==> 05-23: inputs <==
// convolver
module convolver #(
parameter n = 9'h010,
parameter k = 9'h003,
parameter s = 1,
parameter N = 16
)(
input clk,
input ce,
input global_rst,
input [N-1:0] activation,
input [(k*k)*16-1:0] weight1,
output[N-1:0] conv_op,
output valid_conv,
output end_conv
);
Settings: LEC_CHECK=0, CAP_MARGIN=35, CELL_PAD_IN_SITES_DETAIL_PLACEMENT=2, CORE_MARGIN=8, CORE_UTILIZATION=40, CTS_CLUSTER_DIAMETER=268, GPL_ROUTABILITY_DRIVEN=0, MAX_ROUTING_LAYER=met4, PLACE_DENSITY=0.61, SETUP_SLACK_MARGIN=1.48, SLEW_MARGIN=20, TNS_END_PERCENT=15; clock period 7.29 ns.
run.sh (not shown) runs the stock make flow with config.mk's settings and CLKGATE_MAP_FILE=.
==> 10-20 (differences from 05-23) <==
==> flow/config.mk (replaced) <==
export PLATFORM = sky130hd
export DESIGN_NAME = convolver
export DESIGN_NICKNAME = convolver
export VERILOG_FILES = /design/flow/design.v
export SDC_FILE = /design/flow/constraint.sdc
export NUM_CORES = 4
export LEC_CHECK = 0
export ABC_AREA = 1
export CAP_MARGIN = 20
export CORE_MARGIN = 2
export CORE_UTILIZATION = 70
export CTS_CLUSTER_SIZE = 32
export SETUP_SLACK_MARGIN = 0.67
export SLEW_MARGIN = 20
==> flow/constraint.sdc (replaced) <==
create_clock -name core_clock -period 3.64 [get_ports {clk}]
set_input_delay 0.7280 -clock core_clock [delete_from_list [all_inputs] [get_ports {clk}]]
set_output_delay 0.7280 -clock core_clock [all_outputs]
set_load 0.01 [all_outputs]
==> 07-28 (differences from 05-23) <==
==> flow/config.mk (replaced) <==
export PLATFORM = sky130hd
export DESIGN_NAME = convolver
export DESIGN_NICKNAME = convolver
export VERILOG_FILES = /design/flow/design.v
export SDC_FILE = /design/flow/constraint.sdc
export NUM_CORES = 4
export LEC_CHECK = 0
export CAP_MARGIN = 20
export CORE_MARGIN = 2
export CORE_UTILIZATION = 66
export SLEW_MARGIN = 20
==> flow/constraint.sdc (replaced) <==
create_clock -name core_clock -period 7.35 [get_ports {clk}]
set_input_delay 1.4700 -clock core_clock [delete_from_list [all_inputs] [get_ports {clk}]]
set_output_delay 1.4700 -clock core_clock [all_outputs]
set_load 0.01 [all_outputs]
==> 04-11 (differences from 05-23) <==
==> flow/config.mk (replaced) <==
export PLATFORM = sky130hd
export DESIGN_NAME = convolver
export DESIGN_NICKNAME = convolver
export VERILOG_FILES = /design/flow/design.v
export SDC_FILE = /design/flow/constraint.sdc
export NUM_CORES = 4
export LEC_CHECK = 0
export ABC_AREA = 0
export CAP_MARGIN = 20
export CELL_PAD_IN_SITES_DETAIL_PLACEMENT = 2
export CELL_PAD_IN_SITES_GLOBAL_PLACEMENT = 2
export CORE_MARGIN = 4
export CORE_UTILIZATION = 18
export CTS_CLUSTER_SIZE = 90
export SETUP_SLACK_MARGIN = -0.41
export SLEW_MARGIN = 25
export TNS_END_PERCENT = 35
==> flow/constraint.sdc (replaced) <==
create_clock -name core_clock -period 5.71 [get_ports {clk}]
set_input_delay 1.1420 -clock core_clock [delete_from_list [all_inputs] [get_ports {clk}]]
set_output_delay 1.1420 -clock core_clock [all_outputs]
set_load 0.01 [all_outputs]
==> comparison table <==
| item | 07-28 | 05-23 | 04-11 | 10-20 |
|---|---|---|---|---|
| Outcome | timing/DRC/antenna clean | did not finish | failed layout checks | did not finish |
| Last stage reached | - | global routing | - | global routing |
| Reasons for failing layout checks | - | - | negative setup slack | - |
| Post_cts resized | 0 | 293 | 13 | 940 |
| Met3 wire length | 9760 um | - | 3610 um | - |
| Sw frac | 44.4% | - | 43.4% | - |
| GP Congestion | 0.909 | - | 0.814 | 0.938 |
| Number of rows created at floorplan | 113 | 146 | 217 | 113 |
| Reg2Reg Capture Point | MAC[4].genblk1.mac2.p[15]$_SDFFE_PP0P_ | - | MAC[2].genblk1.genblk1.mac.p[12]$_SDFFE_PP0P_ | - |
| Setup slack on the worst flop-to-flop path | 2710 ps | - | 1260 ps | - |
| Post-route met1 wirelength | 64900 um | - | 91900 um | - |
| Worst hold start | en3$_SDFFE_PP0P_ | - | en3$_SDFFE_PP0P_ | - |
| Internal power | 14.9 mW | - | 23.7 mW | - |
| Vertical die dimension | 313 um | 413 um | 600 um | 313 um |
| Net Sw Power | 11.9 mW | - | 18.2 mW | - |
| Compound Share, Synth | 2.67% | 2.67% | 2.67% | 7.34% |
| Category of the worst setup path launch point | input port | - | input port | - |
| Number of buffers inserted during clock tree synthesis | 73 | 79 | 83 | 71 |
| Destination of the worst hold path | en3$_SDFFE_PP0P_ | - | en3$_SDFFE_PP0P_ | - |
| OpenROAD warnings | 43 | - | 46 | - |
| Inverter count of the layout excluding clock inverters | 1370 | - | 1370 | - |
| Final HPWL from detailed placement | 113000 um | 237000 um | 171000 um | 144000 um |

==> trial 31 <==
Starting RTL as in the previous note.
Settings: LEC_CHECK=0, ABC_AREA=0, CAP_MARGIN=40, CELL_PAD_IN_SITES_DETAIL_PLACEMENT=0, CORE_MARGIN=2, CORE_UTILIZATION=72, CTS_CLUSTER_DIAMETER=369, CTS_CLUSTER_SIZE=20, GPL_ROUTABILITY_DRIVEN=1, MAX_ROUTING_LAYER=met4, SETUP_SLACK_MARGIN=-0.11, SLEW_MARGIN=20; clock period 4.95 ns.
==> build 84: changes against trial 31 <==
ABC_AREA = default   (was 0)
CAP_MARGIN = 20   (was 40)
CELL_PAD_IN_SITES_DETAIL_PLACEMENT = default   (was 0)
CORE_UTILIZATION = 40   (was 72)
CTS_CLUSTER_DIAMETER = default   (was 369)
CTS_CLUSTER_SIZE = default   (was 20)
GPL_ROUTABILITY_DRIVEN = default   (was 1)
MAX_ROUTING_LAYER = default   (was met4)
SETUP_SLACK_MARGIN = default   (was -0.11)
==> flow/constraint.sdc (replaced) <==
create_clock -name core_clock -period 7.17 [get_ports {clk}]
set_input_delay 1.4340 -clock core_clock [delete_from_list [all_inputs] [get_ports {clk}]]
set_output_delay 1.4340 -clock core_clock [all_outputs]
set_load 0.01 [all_outputs]
==> build 56: changes against trial 31 <==
ABC_AREA = default   (was 0)
CAP_MARGIN = 20   (was 40)
CELL_PAD_IN_SITES_DETAIL_PLACEMENT = default   (was 0)
CORE_UTILIZATION = 62   (was 72)
CTS_CLUSTER_DIAMETER = 136   (was 369)
CTS_CLUSTER_SIZE = default   (was 20)
GPL_ROUTABILITY_DRIVEN = default   (was 1)
MAX_ROUTING_LAYER = default   (was met4)
PLACE_DENSITY_LB_ADDON = 0.29   (was default)
SETUP_SLACK_MARGIN = 0.17   (was -0.11)
SLEW_MARGIN = 15   (was 20)
TNS_END_PERCENT = 85   (was default)
==> flow/constraint.sdc (replaced) <==
create_clock -name core_clock -period 4.01 [get_ports {clk}]
set_input_delay 0.8020 -clock core_clock [delete_from_list [all_inputs] [get_ports {clk}]]
set_output_delay 0.8020 -clock core_clock [all_outputs]
set_load 0.01 [all_outputs]
==> comparison <==
Build 84 finished clean. Trial 31 ran to the end with violations: setup timing. Build 56 finished with setup timing left.
The lowest hold slack belongs to build 56, the highest to trial 31.
Flip-flop count is the same in trial 31 and build 84.
Combinational power: build 84 is smaller than build 56 (about 60%).
Between build 84 and build 56, the lower via count is in build 84 (gap 9.5%, measured against build 56).
==> figures <==
Filler cell count: build 84 15200; build 56 6544; trial 31 4722
Placement-stage cell area: build 84 68600 sq um; build 56 71600 sq um; trial 31 71400 sq um
First-iteration detailed-routing DRC count: build 84 2498; build 56 3330; trial 31 3720
Buffer and inverter count on the worst path: build 84 7; build 56 5; trial 31 12
Outcome: build 84 complete, no violations; build 56 failed layout checks; trial 31 failed layout checks
Reasons for failing layout checks: build 84 -; build 56 setup timing; trial 31 setup timing
Delay of the slowest cell on the worst path: build 84 0.54 ns; build 56 0.57 ns; trial 31 0.54 ns
Critical register-to-register path endpoint: build 84 MAC[4].genblk1.mac2.p[14]; build 56 MAC[3].genblk1.mac2.p[15]; trial 31 MAC[3].genblk1.mac2.p[15]
Post-route cell area: build 84 71300 sq um; build 56 78000 sq um; trial 31 75200 sq um
Overall Power: build 84 28.3 mW; build 56 66.7 mW; trial 31 48.8 mW
Launching instance or port of the critical path: build 84 weight1[17]; build 56 weight1[69]; trial 31 activation[5]

==> build 72 <==
==> flow/design.v <==
`timescale 1ns / 1ps
module mac #(
	  parameter N = 16
    )(
    input clk,rst,ce,
    input [N-1:0] a,
    input [N-1:0] b,
    input [N-1:0] c,
    output reg [N-1:0] p
    );
always@(posedge clk)
 begin
    if(rst)
    begin
        p<=0;
    end
    else if(ce)
    begin
        p <= (a*b+c);
    end
 end
endmodule
module variable_shift_reg #(parameter width = 8, parameter size = 3) (
input clk,
input ce,
input rst,
input [width-1:0] data_in,
output [width-1:0] data_out
);
reg [width-1:0] sr [size-1:0];
generate
genvar i;
for(i = 0;i < size;i = i + 1)
begin
    always@(posedge clk)
    begin
        if(rst)
        begin
            sr[i] <= 'd0;
        end
        else
        begin
            if(ce)
            begin
                if(i == 'd0)
                begin
                    sr[i] <= data_in;
                end
                else
                begin
                    sr[i] <= sr[i-1];
                end
            end
        end
    end
end
endgenerate
assign data_out = sr[size-1];
endmodule
module convolver #(
parameter n = 9'h010,
parameter k = 9'h003,
parameter s = 1,
parameter N = 16
)(
input clk,
input ce,
input global_rst,
input [N-1:0] activation,
input [(k*k)*16-1:0] weight1,
output[N-1:0] conv_op,
output valid_conv,
output end_conv
);
reg [31:0] count,count2,count3,row_count;
reg en1,en2,en3;
wire [15:0] tmp [k*k+1:0];
wire [15:0] weight [0:k*k-1];
generate
	genvar l;
	for(l=0;l<k*k;l=l+1)
	begin
      assign weight [l][N-1:0] = weight1[N*l +: N];
	end
endgenerate
assign tmp[0] = 32'h0000000;
generate
genvar i;
  for(i = 0;i<k*k;i=i+1)
  begin: MAC
    if((i+1)%k ==0)
    begin
      if(i==k*k-1)
      begin
      mac #(.N(N)) mac(
        .clk(clk),
        .ce(ce),
        .rst(global_rst),
        .a(activation),
        .b(weight[i]),
        .c(tmp[i]),
        .p(conv_op)
        );
      end
      else
      begin
      wire [N-1:0] tmp2;
      mac #(.N(N)) mac(
        .clk(clk),
        .ce(ce),
        .rst(global_rst),
        .a(activation),
        .b(weight[i]),
        .c(tmp[i]),
        .p(tmp2)
        );
      variable_shift_reg #(.width(N),.size(n-k)) SR (
          .clk(clk),
          .ce(ce),
          .rst(global_rst),
          .data_in(tmp2),
          .data_out(tmp[i+1])
          );
      end
    end
    else
    begin
   mac #(.N(N)) mac2(
      .clk(clk),
      .ce(ce),
      .rst(global_rst),
      .a(activation),
      .b(weight[i]),
      .c(tmp[i]),
      .p(tmp[i+1])
      );
    end
  end
endgenerate
always@(posedge clk)
begin
  if(global_rst)
  begin
    count <=0;
    count2<=0;
    count3<=0;
    row_count <= 0;
    en1<=0;
    en2<=1;
    en3<=0;
  end
  else if(ce)
  begin
    if(count == (k-1)*n+k-1)
    begin
      en1 <= 1'b1;
      count <= count+1'b1;
    end
    else
    begin
      count<= count+1'b1;
    end
  if(en1 && en2)
  begin
    if(count2 == n-k)
    begin
      count2 <= 0;
      en2 <= 0 ;
      row_count <= row_count + 1'b1;
    end
    else
    begin
      count2 <= count2 + 1'b1;
    end
  end
  if(~en2)
  begin
  if(count3 == k-2)
  begin
    count3<=0;
    en2 <= 1'b1;
  end
  else
    count3 <= count3 + 1'b1;
  end
  if((((count2 + 1) % s == 0) && (row_count % s == 0))||(count3 == k-2)&&(row_count % s == 0)||(count == (k-1)*n+k-1))
  begin
    en3 <= 1;
  end
  else
    en3 <= 0;
  end
end
	assign end_conv = (count>= n*n+2) ? 1'b1 : 1'b0;
	assign valid_conv = (en1&&en2&&en3);
endmodule
==> flow/run.sh <==
#!/bin/bash
# the make line also repeats each setting of config.mk as NAME=value (left out here)
make -C /OpenROAD-flow-scripts/flow DESIGN_CONFIG=/design/flow/config.mk WORK_HOME=/design/flow/orfs CLKGATE_MAP_FILE= finish
==> flow/config.mk <==
export PLATFORM = sky130hd
export DESIGN_NAME = convolver
export DESIGN_NICKNAME = convolver
export VERILOG_FILES = /design/flow/design.v
export SDC_FILE = /design/flow/constraint.sdc
export NUM_CORES = 4
export LEC_CHECK = 0
export CAP_MARGIN = 35
export CELL_PAD_IN_SITES_DETAIL_PLACEMENT = 2
export CORE_MARGIN = 9
export CORE_UTILIZATION = 40
export CTS_CLUSTER_DIAMETER = 268
export GPL_ROUTABILITY_DRIVEN = 0
export MAX_ROUTING_LAYER = met4
export PLACE_DENSITY = 0.61
export SETUP_SLACK_MARGIN = 1.9
export SLEW_MARGIN = 30
export TNS_END_PERCENT = 25
==> flow/constraint.sdc <==
create_clock -name core_clock -period 8.45 [get_ports {clk}]
set_input_delay 1.6900 -clock core_clock [delete_from_list [all_inputs] [get_ports {clk}]]
set_output_delay 1.6900 -clock core_clock [all_outputs]
set_load 0.01 [all_outputs]
==> build 79: changes against build 72 <==
- CAP_MARGIN: 35 -> 40
- CELL_PAD_IN_SITES_DETAIL_PLACEMENT: 2 -> default
- CORE_MARGIN: 9 -> 2
- CTS_CLUSTER_DIAMETER: 268 -> default
- MAX_ROUTING_LAYER: met4 -> default
- SETUP_SLACK_MARGIN: 1.9 -> 1.48
- SLEW_MARGIN: 30 -> 20
- TNS_END_PERCENT: 25 -> 80
==> flow/constraint.sdc (replaced) <==
create_clock -name core_clock -period 7.29 [get_ports {clk}]
set_input_delay 1.4580 -clock core_clock [delete_from_list [all_inputs] [get_ports {clk}]]
set_output_delay 1.4580 -clock core_clock [all_outputs]
set_load 0.01 [all_outputs]
==> build 55: changes against build 72 <==
- ABC_AREA: default -> 0
- CAP_MARGIN: 35 -> 5
- CELL_PAD_IN_SITES_DETAIL_PLACEMENT: 2 -> 0
- CORE_MARGIN: 9 -> 2
- CORE_UTILIZATION: 40 -> 72
- CTS_CLUSTER_DIAMETER: 268 -> 28
- CTS_CLUSTER_SIZE: default -> 20
- GPL_ROUTABILITY_DRIVEN: 0 -> 1
- PLACE_DENSITY: 0.61 -> default
- SETUP_SLACK_MARGIN: 1.9 -> 0.46
- SLEW_MARGIN: 30 -> 20
- TNS_END_PERCENT: 25 -> default
==> flow/constraint.sdc (replaced) <==
create_clock -name core_clock -period 5.11 [get_ports {clk}]
set_input_delay 1.0220 -clock core_clock [delete_from_list [all_inputs] [get_ports {clk}]]
set_output_delay 1.0220 -clock core_clock [all_outputs]
set_load 0.01 [all_outputs]
==> report_table.html <==
<p>Metrics extracted from the flow reports.</p>
<table>
<tr><th>Metric</th><th>Value</th></tr>
<tr><th colspan="2">Outcome</th></tr>
<tr><td>Outcome</td><td>complete, no violations</td></tr>
<tr><th colspan="2">Place</th></tr>
<tr><td>Placed Instance Area</td><td>68,400 um^2</td></tr>
<tr><td>Worst slack at placement</td><td>87.3 ps</td></tr>
<tr><th colspan="2">Clock tree</th></tr>
<tr><td>Deepest level of the CTS H-tree</td><td>3</td></tr>
<tr><td>Post-CTS Setup Repair Bufs</td><td>65</td></tr>
<tr><th colspan="2">Floorplan</th></tr>
<tr><td>Die Size</td><td>161,000 um^2</td></tr>
<tr><td>Initial cell density of the core</td><td>40.4%</td></tr>
<tr><td>Area of the core</td><td>157,000 um^2</td></tr>
<tr><td>Die Width</td><td>401 um</td></tr>
<tr><td>Cell row count</td><td>145</td></tr>
</table>
[end of results for build 79]
==> report_table.html <==
<h2>Synthesis and place &amp; route</h2>
<table>
<tr><th>Metric</th><th>Value</th></tr>
<tr><th colspan="2">Floorplan</th></tr>
<tr><td>Cell row count</td><td>145</td></tr>
<tr><td>Area of the core</td><td>157,000 um^2</td></tr>
<tr><td>Initial cell density of the core</td><td>40.4%</td></tr>
<tr><th colspan="2">Outcome</th></tr>
<tr><td>Halt Stage</td><td>global routing (5_1_grt)</td></tr>
<tr><td>Outcome</td><td>did not finish</td></tr>
<tr><th colspan="2">Clock tree</th></tr>
<tr><td>Post-CTS Setup Repair Bufs</td><td>47</td></tr>
<tr><th colspan="2">Place</th></tr>
<tr><td>Placed Instance Area</td><td>67,200 um^2</td></tr>
<tr><td>Worst slack at placement</td><td>229 ps</td></tr>
</table>
[end of results for build 72]
==> report_table.html <==
<p>Metrics extracted from the flow reports.</p>
<table>
<tr><th>Metric</th><th>Value</th></tr>
<tr><th colspan="2">Final timing</th></tr>
<tr><td>Final worst setup slack</td><td>-1030 ps</td></tr>
<tr><td>Setup violators final</td><td>63</td></tr>
<tr><th colspan="2">Place</th></tr>
<tr><td>Placed Instance Area</td><td>71,200 um^2</td></tr>
<tr><th colspan="2">Outcome</th></tr>
<tr><td>Outcome</td><td>complete, but fails checks</td></tr>
<tr><td>Violated Checks</td><td>negative setup slack</td></tr>
<tr><th colspan="2">Floorplan</th></tr>
<tr><td>Die Size</td><td>90,100 um^2</td></tr>
<tr><td>Cell row count</td><td>108</td></tr>
<tr><th colspan="2">Clock tree</th></tr>
<tr><td>Deepest level of the CTS H-tree</td><td>4</td></tr>
</table>
[end of results for build 55]
Power is estimated from default activity; no workload was simulated.
